==> 04-01 <==
Design BallCompetition, start of the top module:
module BallCompetition(
    input	wire clk,					 
    input   wire rstn,					 
    input	wire	[3:0]  sw_in,  	 
    input   wire  [2:0]  key_in,		 
    output	wire	[1:0]  reg_ab,  	 
    output  wire  [7:0]  led_time,	 
    output  [8:0]  seg_led_1,			 
	 output  [8:0]  seg_led_2			 
);
export LEC_CHECK = 0
export ABC_AREA = 1
export CAP_MARGIN = 25
export CELL_PAD_IN_SITES_DETAIL_PLACEMENT = 1
export CELL_PAD_IN_SITES_GLOBAL_PLACEMENT = 3
export CORE_MARGIN = 9
export CORE_UTILIZATION = 24
export GPL_TIMING_DRIVEN = 0
export HOLD_SLACK_MARGIN = -0.08
export MAX_ROUTING_LAYER = met5
export MIN_ROUTING_LAYER = met2
export SLEW_MARGIN = 20
create_clock -name core_clock -period 7.16 [get_ports {clk}]
run.sh (not shown) runs the stock make flow with config.mk's settings and CLKGATE_MAP_FILE=.
==> 12-25: changes against 04-01 <==
Settings changed: CAP_MARGIN 25 to 5, CELL_PAD_IN_SITES_DETAIL_PLACEMENT 1 to unset, CELL_PAD_IN_SITES_GLOBAL_PLACEMENT 3 to unset, CORE_MARGIN 9 to 2, CORE_UTILIZATION 24 to 72, CTS_CLUSTER_DIAMETER set to 197, CTS_CLUSTER_SIZE set to 44, GPL_TIMING_DRIVEN 0 to unset, HOLD_SLACK_MARGIN -0.08 to unset, MAX_ROUTING_LAYER met5 to unset, MIN_ROUTING_LAYER met2 to unset, PLACE_DENSITY_LB_ADDON set to 0.27.
==> flow/constraint.sdc (replaced) <==
create_clock -name core_clock -period 4.47 [get_ports {clk}]
set_input_delay 0.8940 -clock core_clock [delete_from_list [all_inputs] [get_ports {clk}]]
set_output_delay 0.8940 -clock core_clock [all_outputs]
set_load 0.01 [all_outputs]
==> flow_metrics.py <==
# Physical implementation metrics
metrics = {
    "run_status": {
        "status": "failed layout checks",
        "so_faults": "setup timing",
    },
    "die": {
        "coreArea_mm2": 0.0152,
    },
    "timing": {
        "finalWorstSetupSlack_ns": -0.395,
        "setup_viol": 3,
    },
    "grt": {
        "met2_usage_pct": 69.4,
    },
}
(the above is from 12-25)
==> flow_metrics.py <==
# Physical implementation metrics
metrics = {
    "timing": {
        "setup_viol": 0,
        "finalWorstSetupSlack_ns": 0.672,
    },
    "critical_path": {
        "crit_cells": 40,
    },
    "logic_synthesis": {
        "yosys-stat-cells": 1521,
    },
    "run": {
        "warnings": 51,
    },
    "run_status": {
        "status": "finished clean",
    },
    "die": {
        "coreArea_mm2": 0.0458,
    },
    "grt": {
        "met2_usage_pct": 24.9,
    },
}
(the above is from 04-01)

==> v33 <==
Starting RTL as in the previous note.
make LEC_CHECK=0 CAP_MARGIN=20 CELL_PAD_IN_SITES_GLOBAL_PLACEMENT=1 CORE_MARGIN=2 CORE_UTILIZATION=26 CTS_CLUSTER_DIAMETER=280 CTS_CLUSTER_SIZE=100 GPL_ROUTABILITY_DRIVEN=0 SLEW_MARGIN=20 TNS_END_PERCENT=30 finish   # period 10.0 ns
==> inputs of v24, as changes to v33 <==
==> flow/config.mk (replaced) <==
export PLATFORM = sky130hd
export DESIGN_NAME = BallCompetition
export DESIGN_NICKNAME = BallCompetition
export VERILOG_FILES = /design/flow/design.v
export SDC_FILE = /design/flow/constraint.sdc
export NUM_CORES = 4
export LEC_CHECK = 0
export CAP_MARGIN = 20
export CORE_MARGIN = 2
export CORE_UTILIZATION = 40
export SLEW_MARGIN = 20
==> flow/constraint.sdc (replaced) <==
create_clock -name core_clock -period 7.86 [get_ports {clk}]
set_input_delay 1.5720 -clock core_clock [delete_from_list [all_inputs] [get_ports {clk}]]
set_output_delay 1.5720 -clock core_clock [all_outputs]
set_load 0.01 [all_outputs]
==> inputs of v36, as changes to v33 <==
--- a/flow/config.mk
+++ b/flow/config.mk
@@ -6,9 +6,8 @@
 export NUM_CORES = 4
 export LEC_CHECK = 0
 export CAP_MARGIN = 20
-export CELL_PAD_IN_SITES_GLOBAL_PLACEMENT = 1
 export CORE_MARGIN = 2
-export CORE_UTILIZATION = 26
+export CORE_UTILIZATION = 40
 export CTS_CLUSTER_DIAMETER = 280
 export CTS_CLUSTER_SIZE = 100
 export GPL_ROUTABILITY_DRIVEN = 0
==> inputs of v7, as changes to v33 <==
==> flow/config.mk (replaced) <==
export PLATFORM = sky130hd
export DESIGN_NAME = BallCompetition
export DESIGN_NICKNAME = BallCompetition
export VERILOG_FILES = /design/flow/design.v
export SDC_FILE = /design/flow/constraint.sdc
export NUM_CORES = 4
export LEC_CHECK = 0
export ABC_AREA = 1
export CAP_MARGIN = 20
export CORE_MARGIN = 2
export CORE_UTILIZATION = 72
export CTS_CLUSTER_DIAMETER = 395
export CTS_CLUSTER_SIZE = 100
export PLACE_DENSITY_LB_ADDON = 0.04
export SLEW_MARGIN = 20
==> flow/constraint.sdc (replaced) <==
create_clock -name core_clock -period 4.38 [get_ports {clk}]
set_input_delay 0.8760 -clock core_clock [delete_from_list [all_inputs] [get_ports {clk}]]
set_output_delay 0.8760 -clock core_clock [all_outputs]
set_load 0.01 [all_outputs]
==> results <==
Worst setup slack: v7 < v24 < v36 < v33.
Of v36 and v33, v33 has the higher register-to-register slack (gap 0.17 ns).
Of v7 and v24, v7 has the higher design area (gap about 15%, measured against v24).
Flip-flop count is the same in v24 and v7.
In v24 the clock-buffer cell count is lower than in v7, by 1.
v36 completed with no timing, DRC or antenna violations. v7 ran to the end with violations: negative setup slack. v33 completed without violations. v24 ran to the end with no violations.
==> figures <==
item	v24	v7	v33	v36
Horizontal die dimension	170 µm	129 µm	210 µm	170 µm
Run status	finished clean	complete, but fails checks	finished clean	finished clean
Layout check failures	-	negative setup slack	-	-
Worst Setup Slack post-DPL	0.440 ns	-0.906 ns	1.91 ns	1.94 ns
Timing startpoint of the critical path	sw_in[2]	sw_in[3]	sw_in[2]	sw_in[1]
Internal portion of total power	1.56 mW	3.15 mW	1.25 mW	1.22 mW
All-Layer GR Usage	0.223	0.390	0.150	0.216
# diodes	0	0	2	1
Total die size	28900 µm²	16600 µm²	44000 µm²	28900 µm²
Tap cell instance count	341	188	539	341
Met3 track demand over resource in global routing	0.0347	0.0790	0.0233	0.0481
Layout inverter count without the clock tree	62	239	62	62
Worst path slowest cell	sky130_fd_sc_hd__clkdlybuf4s50_1	sky130_fd_sc_hd__nand3b_2	sky130_fd_sc_hd__clkdlybuf4s50_1	sky130_fd_sc_hd__nor2_1

==> exp/violet <==
==> flow/design.v <==
`timescale 1ns / 1ps
module key_debounce #(  
   parameter	DELAY_TIME = 250_000  
)(
		input wire	clk,		
		input wire  rstn,
		input wire	key_in,		
		output reg 	press_on			
);
reg		key_in_r0;		
reg		key_in_r1;		
reg 		key_in_nedge;		
reg	[$clog2(DELAY_TIME)-1:0]delay_cnt;		
reg		delay_flag;		 
always @(posedge clk or negedge rstn)
begin
    if(rstn == 1'b0) begin
        key_in_r0 <= 1'b0	;	
        key_in_r1 <= 1'b0	;	
    end
    else begin
       key_in_r0 <= key_in;
	   key_in_r1 <= key_in_r0;
    end
end
always @(posedge clk or negedge rstn)
begin
    if(rstn == 1'b0) begin
        key_in_nedge <= 1'b0;               
    end
    else begin
        key_in_nedge <= ~key_in_r0 & key_in_r1;
    end 
end
always @(posedge clk or negedge rstn)
begin
    if(rstn == 1'b0) begin
        delay_cnt  <= 'd0;	
    end
    else begin
        if((delay_flag == 1) && (delay_cnt == DELAY_TIME - 1))
				delay_cnt <= 0;
        else if ((delay_flag == 1) && (delay_cnt < DELAY_TIME - 1))
            delay_cnt <= delay_cnt + 1;
        else  
				delay_cnt <= 0;
    end
end
always @(posedge clk or negedge rstn)
begin
    if(rstn == 1'b0) begin
	 delay_flag <= 1'b0;		 
    end
    else begin
        if(key_in_nedge) begin	 
				delay_flag <= 1'b1;	 
        end
        else if (delay_cnt == DELAY_TIME - 1) begin
            delay_flag <= 1'b0;
        end
        else
            delay_flag <= delay_flag;
    end
end
always @(posedge clk or negedge rstn)
begin
    if(rstn == 1'b0) begin
        press_on <= 1'b0;
    end
    else begin
        if((delay_cnt == DELAY_TIME - 1) && (delay_flag == 1'b1)) begin		 
		    press_on <= 1'b1;
        end
        else begin
            press_on <= 1'b0;
        end
    end
end
endmodule
`timescale 1ns / 1ps
module Display(
    input	wire	clk,   
    input   wire  rstn,
    input	wire	[3:0]  sw_in,  
    input   wire  [2:0]  press_on,
    output	wire	[1:0]  reg_ab, 
    output  wire  [7:0]  led_time,
    output	wire 	[3:0]  seg_data_1, 
	 output	wire 	[3:0]  seg_data_2 
    );
localparam COUNT_1S = 12048;  
localparam Quarter_Time = 60; 	 
localparam Quarter_Time_rest = 10;	 
wire clk1h;
reg [13:0] counter ; 
reg [13:0] Qcounter ;
reg [6:0] scorer_A ; 
reg [6:0] scorer_B ; 
reg [6:0] Quarter_Time_Down ;	 
reg [2:0] Quarter_Time_rest_Down ;  
reg [4:0] AttackT_A ; 
reg [4:0] AttackT_B; 
reg [1:0] reg_ab_reg;
reg [7:0] led_time_reg ;
reg [3:0] seg_data_1_reg;
reg [3:0] seg_data_2_reg;
reg [1:0] DownCNT;	 
reg [6:0] countA_1;	 
reg [6:0] countA_2;	 
reg [6:0] countA_3;	 
reg [6:0] countB_1;	 
reg [6:0] countB_2;	 
reg [6:0] countB_3;	 
always @(posedge clk or negedge rstn)
begin
    if(rstn == 1'b0) begin	 
       led_time_reg <= 8'b0000_0000; 
       Qcounter <= 'd0; 
	    Quarter_Time_Down <= Quarter_Time;	
		 Quarter_Time_rest_Down <= Quarter_Time_rest;
	    DownCNT <= 'd0;
    end
    else begin
        if(Qcounter == COUNT_1S - 1) begin  
            Qcounter <= 'd0;
				if(Quarter_Time_Down == 0) begin        
						if(DownCNT == 2'd3) begin
						   DownCNT <= 2'd3;
							Quarter_Time_Down <=  0;
							Quarter_Time_rest_Down <= 0;
							led_time_reg <= {led_time_reg[5:0],1'b1,1'b1}; 
						end
						else begin
							if(Quarter_Time_rest_Down == 0)begin
								DownCNT <= DownCNT + 1'b1;
								Quarter_Time_Down <=  Quarter_Time;
								Quarter_Time_rest_Down <= Quarter_Time_rest;
								led_time_reg <= {led_time_reg[5:0],1'b1,1'b1}; 
							end
							else begin
								Quarter_Time_rest_Down <= Quarter_Time_rest_Down -1'b1;
							end
						end
				 end
				 else begin
					 Quarter_Time_Down <= Quarter_Time_Down - 1'b1;
				 end
        end
        else begin
           Qcounter <= Qcounter + 1; 
        end 
    end
end 
always @(posedge clk or negedge rstn)
begin
    if(rstn == 1'b0) begin
        scorer_A <= 'd0; 
        scorer_B <= 'd0; 
		  countA_1 <= 'd0;countA_2 <= 'd0;countA_3 <= 'd0;
		  countB_1 <= 'd0;countB_2 <= 'd0;countB_3 <= 'd0;
	 end
    else begin
        case(sw_in[3:1])
            3'b011:begin  
              case(press_on)  
                3'b001: begin
                    scorer_A <= scorer_A + 1;
						  countA_1 <= countA_1 + 1;
                end 
                3'b010: begin
                    scorer_A <= scorer_A + 2;
						  countA_2 <= countA_2 + 1;
                end 
                3'b100: begin
                    scorer_A <= scorer_A + 3;
						  countA_3 <= countA_3 + 1;
					 end
                default:begin
                    scorer_A <= scorer_A; 
                end
              endcase  
            end
            3'b111:begin  
               case(press_on)
                3'b001: begin
                    scorer_B <= scorer_B + 1;
						  countB_1 <= countB_1 + 1;
                end 
                3'b010: begin
                    scorer_B <= scorer_B + 2;
						  countB_2 <= countB_2 + 1;
                end 
                3'b100: begin
                    scorer_B <= scorer_B + 3;
						  countB_3 <= countB_3 + 1;
                end
                default:begin
                    scorer_B <= scorer_B; 
                end
              endcase     
            end			 
            default:begin
                scorer_A <= scorer_A; 
                scorer_B <= scorer_B; 
            end
        endcase
    end
end
always @(posedge clk or negedge rstn)
begin
    if(rstn == 1'b0) begin
        AttackT_A <= 5'd24;
        AttackT_B <= 5'd24;
        counter <=  'd0;
    end
    else begin
        case(sw_in[3:1])
		3'b000:begin    
              if(sw_in[0] == 1'b1) begin 
                    if(counter == COUNT_1S - 1) begin  
                            counter <= 'd0;
									 if(AttackT_A == 0) begin  
                                AttackT_A <= 0 ;
                            end
                            else begin
                               AttackT_A <= AttackT_A - 1'b1;
                            end
                    end
                    else begin
                       counter <= counter + 1;
                    end
             end
             else begin   
                counter <= counter;
             end   
		end
		3'b001:begin  
              if(sw_in[0] == 1'b1) begin  
                    if(counter == COUNT_1S - 1) begin  
                            counter <= 'd0;
                            if(AttackT_B == 0) begin 
                                AttackT_B <= 0 ;
                            end
                            else begin
                               AttackT_B <= AttackT_B - 1'b1;
                            end
                    end
                    else begin
                       counter <= counter + 1;
                    end
             end
             else begin   
                counter <= counter;
             end
		end
		3'b011:begin  
           counter <=  counter;
           AttackT_A <= AttackT_A;
		     AttackT_B <= AttackT_B;
		end
		3'b111:begin  
		     counter <=  counter;
           AttackT_A <= AttackT_A;
		     AttackT_B <= AttackT_B;
		end	
		default:begin
            counter <=  'd0;
            AttackT_A <= 5'd24;
		      AttackT_B <= 5'd24;
	    end
	   endcase
    end
end
always @(posedge clk or negedge rstn)
begin
    if(rstn == 1'b0) begin
		  seg_data_1_reg <= 4'd16; 
        seg_data_2_reg <= 4'd16;
		  reg_ab_reg <= 2'b11;
    end
    else begin
        case(sw_in[3:1])
		3'b000:begin    
            seg_data_2_reg <= AttackT_A%10; 
            seg_data_1_reg <= AttackT_A/10; 
			reg_ab_reg <= 2'b10;
		end
		3'b001:begin  
            seg_data_2_reg <= AttackT_B%10;
            seg_data_1_reg <= AttackT_B/10;
			reg_ab_reg <= 2'b01;
		end
		3'b011:begin  
            seg_data_2_reg <= scorer_A%10;
            seg_data_1_reg <= scorer_A/10;
			reg_ab_reg <= 2'b10;
		end
		3'b111:begin  
				seg_data_2_reg <= scorer_B%10;
				seg_data_1_reg <= scorer_B/10;
		   reg_ab_reg <= 2'b01;
		end			 
		3'b110:begin   
				if(Quarter_Time_Down == 0)begin
					seg_data_2_reg <= Quarter_Time_rest_Down%10;
					seg_data_1_reg <= Quarter_Time_rest_Down/10;end
				else begin
					seg_data_2_reg <= Quarter_Time_Down%10;
					seg_data_1_reg <= Quarter_Time_Down/10;end
		    reg_ab_reg <= 2'b00;
		end
		3'b100:begin   
            if(scorer_A > scorer_B) begin
					seg_data_2_reg <= 4'd10;   
					seg_data_1_reg <= scorer_A-scorer_B;   
					reg_ab_reg <= 2'b10;
			   end
				else if(scorer_A < scorer_B) begin
					seg_data_2_reg <= 4'd11;   
					seg_data_1_reg <= scorer_B-scorer_A;   
					reg_ab_reg <= 2'b01;
			   end 
				else begin	 
					seg_data_2_reg <= 4'd00;  
					seg_data_1_reg <= 4'd00;   
					reg_ab_reg <= 2'b00;
				end
		end
	   3'b010:begin
		case(press_on)	 
				3'b001:begin
					seg_data_2_reg <= countA_1%10;
					seg_data_1_reg <= countA_1/10;end
				3'b010:begin
					seg_data_2_reg <= countA_2%10;
					seg_data_1_reg <= countA_2/10;end
				3'b100:begin
					seg_data_2_reg <= countA_3%10;
					seg_data_1_reg <= countA_3/10;end
				endcase
		end
		3'b101:begin
				case(press_on)
				3'b001:begin
					seg_data_2_reg <= countB_1%10;
					seg_data_1_reg <= countB_1/10;end
				3'b010:begin
					seg_data_2_reg <= countB_2%10;
					seg_data_1_reg <= countB_2/10;end
				3'b100:begin
					seg_data_2_reg <= countB_3%10;
					seg_data_1_reg <= countB_3/10;end
				endcase
		end
		default:begin  
			seg_data_2_reg <= 4'd16;
			seg_data_1_reg <= 4'd16;
			reg_ab_reg <= 2'b11;
	    end
	endcase
    end
end    
assign reg_ab = reg_ab_reg;  
assign led_time = led_time_reg;
assign seg_data_1 = seg_data_1_reg;
assign seg_data_2 = seg_data_2_reg;
endmodule
`timescale 1ns / 1ps
module segment(
    input  [3:0] seg_data_1,
    input  [3:0] seg_data_2,
    output [8:0] seg_led_1,
    output [8:0] seg_led_2
);
function [8:0] seg;
    input [3:0] d;
    begin
        case (d)
            4'd0:  seg = 9'h3f;
            4'd1:  seg = 9'h06;
            4'd2:  seg = 9'h5b;
            4'd3:  seg = 9'h4f;
            4'd4:  seg = 9'h66;
            4'd5:  seg = 9'h6d;
            4'd6:  seg = 9'h7d;
            4'd7:  seg = 9'h07;
            4'd8:  seg = 9'h7f;
            4'd9:  seg = 9'h6f;
            4'd10: seg = 9'h77;  
            4'd11: seg = 9'h7c;  
            4'd12: seg = 9'h39;
            4'd13: seg = 9'h5e;
            4'd14: seg = 9'h79;
            default: seg = 9'h71;
        endcase
    end
endfunction
assign seg_led_1 = seg(seg_data_1);
assign seg_led_2 = seg(seg_data_2);
endmodule
`timescale 1ns / 1ps
module BallCompetition(
    input	wire clk,					 
    input   wire rstn,					 
    input	wire	[3:0]  sw_in,  	 
    input   wire  [2:0]  key_in,		 
    output	wire	[1:0]  reg_ab,  	 
    output  wire  [7:0]  led_time,	 
    output  [8:0]  seg_led_1,			 
	 output  [8:0]  seg_led_2			 
);
	localparam DelayTime = 250;   
   wire [2:0]	press_on;				 
	wire [3:0] seg_data_1;				 
	wire [3:0] seg_data_2;				 
    key_debounce	 
    #(.DELAY_TIME  (DelayTime))  
    key0
    (
		.clk(clk),		            
      .rstn(rstn),
      .key_in(key_in[0]),		
      .press_on(press_on[0])	       
    );
    key_debounce
    #(.DELAY_TIME  (DelayTime))  
    key1
    (
      .clk(clk),		           
      .rstn(rstn),
      .key_in(key_in[1]),		
      .press_on(press_on[1])	       
    );
    key_debounce
    #(.DELAY_TIME  (DelayTime))  
    key2
    (
      .clk(clk),		            
      .rstn(rstn),
      .key_in(key_in[2]),		
      .press_on(press_on[2])	      
    ); 
    Display u_Display(
      .clk(clk),  
      .rstn(rstn),
      .sw_in(sw_in),  
      .press_on(press_on),
      .reg_ab(reg_ab), 
      .led_time(led_time),
      .seg_data_1(seg_data_1),  
      .seg_data_2(seg_data_2)      
    );
    segment u_segment(
   .seg_data_1  (seg_data_1),	
	.seg_data_2  (seg_data_2),		
	.seg_led_1   (seg_led_1),		
	.seg_led_2	 (seg_led_2)
    );
endmodule
==> flow/run.sh <==
#!/bin/bash
# the make line also repeats each setting of config.mk as NAME=value (left out here)
make -C /OpenROAD-flow-scripts/flow DESIGN_CONFIG=/design/flow/config.mk WORK_HOME=/design/flow/orfs CLKGATE_MAP_FILE= finish
==> flow/config.mk <==
export PLATFORM = sky130hd
export DESIGN_NAME = BallCompetition
export DESIGN_NICKNAME = BallCompetition
export VERILOG_FILES = /design/flow/design.v
export SDC_FILE = /design/flow/constraint.sdc
export NUM_CORES = 4
export LEC_CHECK = 0
export ABC_AREA = 1
export CAP_MARGIN = 20
export CORE_ASPECT_RATIO = 0.69
export CORE_MARGIN = 2
export CORE_UTILIZATION = 72
export CTS_CLUSTER_DIAMETER = 395
export CTS_CLUSTER_SIZE = 100
export PLACE_DENSITY_LB_ADDON = 0.04
export SETUP_SLACK_MARGIN = 1.29
export SLEW_MARGIN = 20
export TNS_END_PERCENT = 5
==> flow/constraint.sdc <==
create_clock -name core_clock -period 4.38 [get_ports {clk}]
set_input_delay 0.8760 -clock core_clock [delete_from_list [all_inputs] [get_ports {clk}]]
set_output_delay 0.8760 -clock core_clock [all_outputs]
set_load 0.01 [all_outputs]
==> inputs of exp/maple, as changes to exp/violet <==
==> flow/config.mk (replaced) <==
export PLATFORM = sky130hd
export DESIGN_NAME = BallCompetition
export DESIGN_NICKNAME = BallCompetition
export VERILOG_FILES = /design/flow/design.v
export SDC_FILE = /design/flow/constraint.sdc
export NUM_CORES = 4
export LEC_CHECK = 0
export ABC_AREA = 1
export CAP_MARGIN = 20
export CORE_ASPECT_RATIO = 0.5
export CORE_MARGIN = 2
export CORE_UTILIZATION = 72
export CTS_CLUSTER_DIAMETER = 338
export CTS_CLUSTER_SIZE = 99
export SETUP_SLACK_MARGIN = -0.35
export SLEW_MARGIN = 20
==> flow/constraint.sdc (replaced) <==
create_clock -name core_clock -period 3.49 [get_ports {clk}]
set_input_delay 0.6980 -clock core_clock [delete_from_list [all_inputs] [get_ports {clk}]]
set_output_delay 0.6980 -clock core_clock [all_outputs]
set_load 0.01 [all_outputs]
==> results <==
|  | exp/maple | exp/violet |
|---|---|---|
| Total CTS buffers | 17 | 17 |
| YS warnings | 7 | 7 |
| Core region area | 15300 um^2 | 15000 um^2 |
| DIE HEIGHT | 92.2 um | 108 um |
| Placed cell count | 1938 | 1874 |
| Placer's final routability congestion estimate | 1.04 | 1.05 |
| Total half-perimeter wirelength after legalization and detailed placement | 25700 um | 24000 um |
| Post-cts repair resize count | 79 | 47 |
| Portion of the post-synthesis area used by sequential elements | 35.6% | 35.6% |
| Worst setup timing slack at the placement stage | -1670 ps | -1080 ps |
| Width of the die | 180 um | 154 um |
| Status | aborted with a tool error | failed layout checks |
| Last stage reached | global routing (5_1_grt) | - |
| Violated checks | - | negative setup slack |
| Placed cell areas | 13300 um^2 | 12800 um^2 |
| Die area | 16600 um^2 | 16600 um^2 |
| # Post-CTS Setup Buffers | 31 | 10 |
| Gate Count Post-Synth | 1521 | 1521 |
| Starting density of the core | 73.2% | 74.4% |
| Count of input and output buffers | 32 | 32 |
| Netlist area before placement | 11200 um^2 | 11200 um^2 |
| Placement Rows | 32 | 37 |
| Clk buf depth | 2 | 2 |
| Top-level port count | 37 | 37 |
Power and IR drop assume default switching activity.
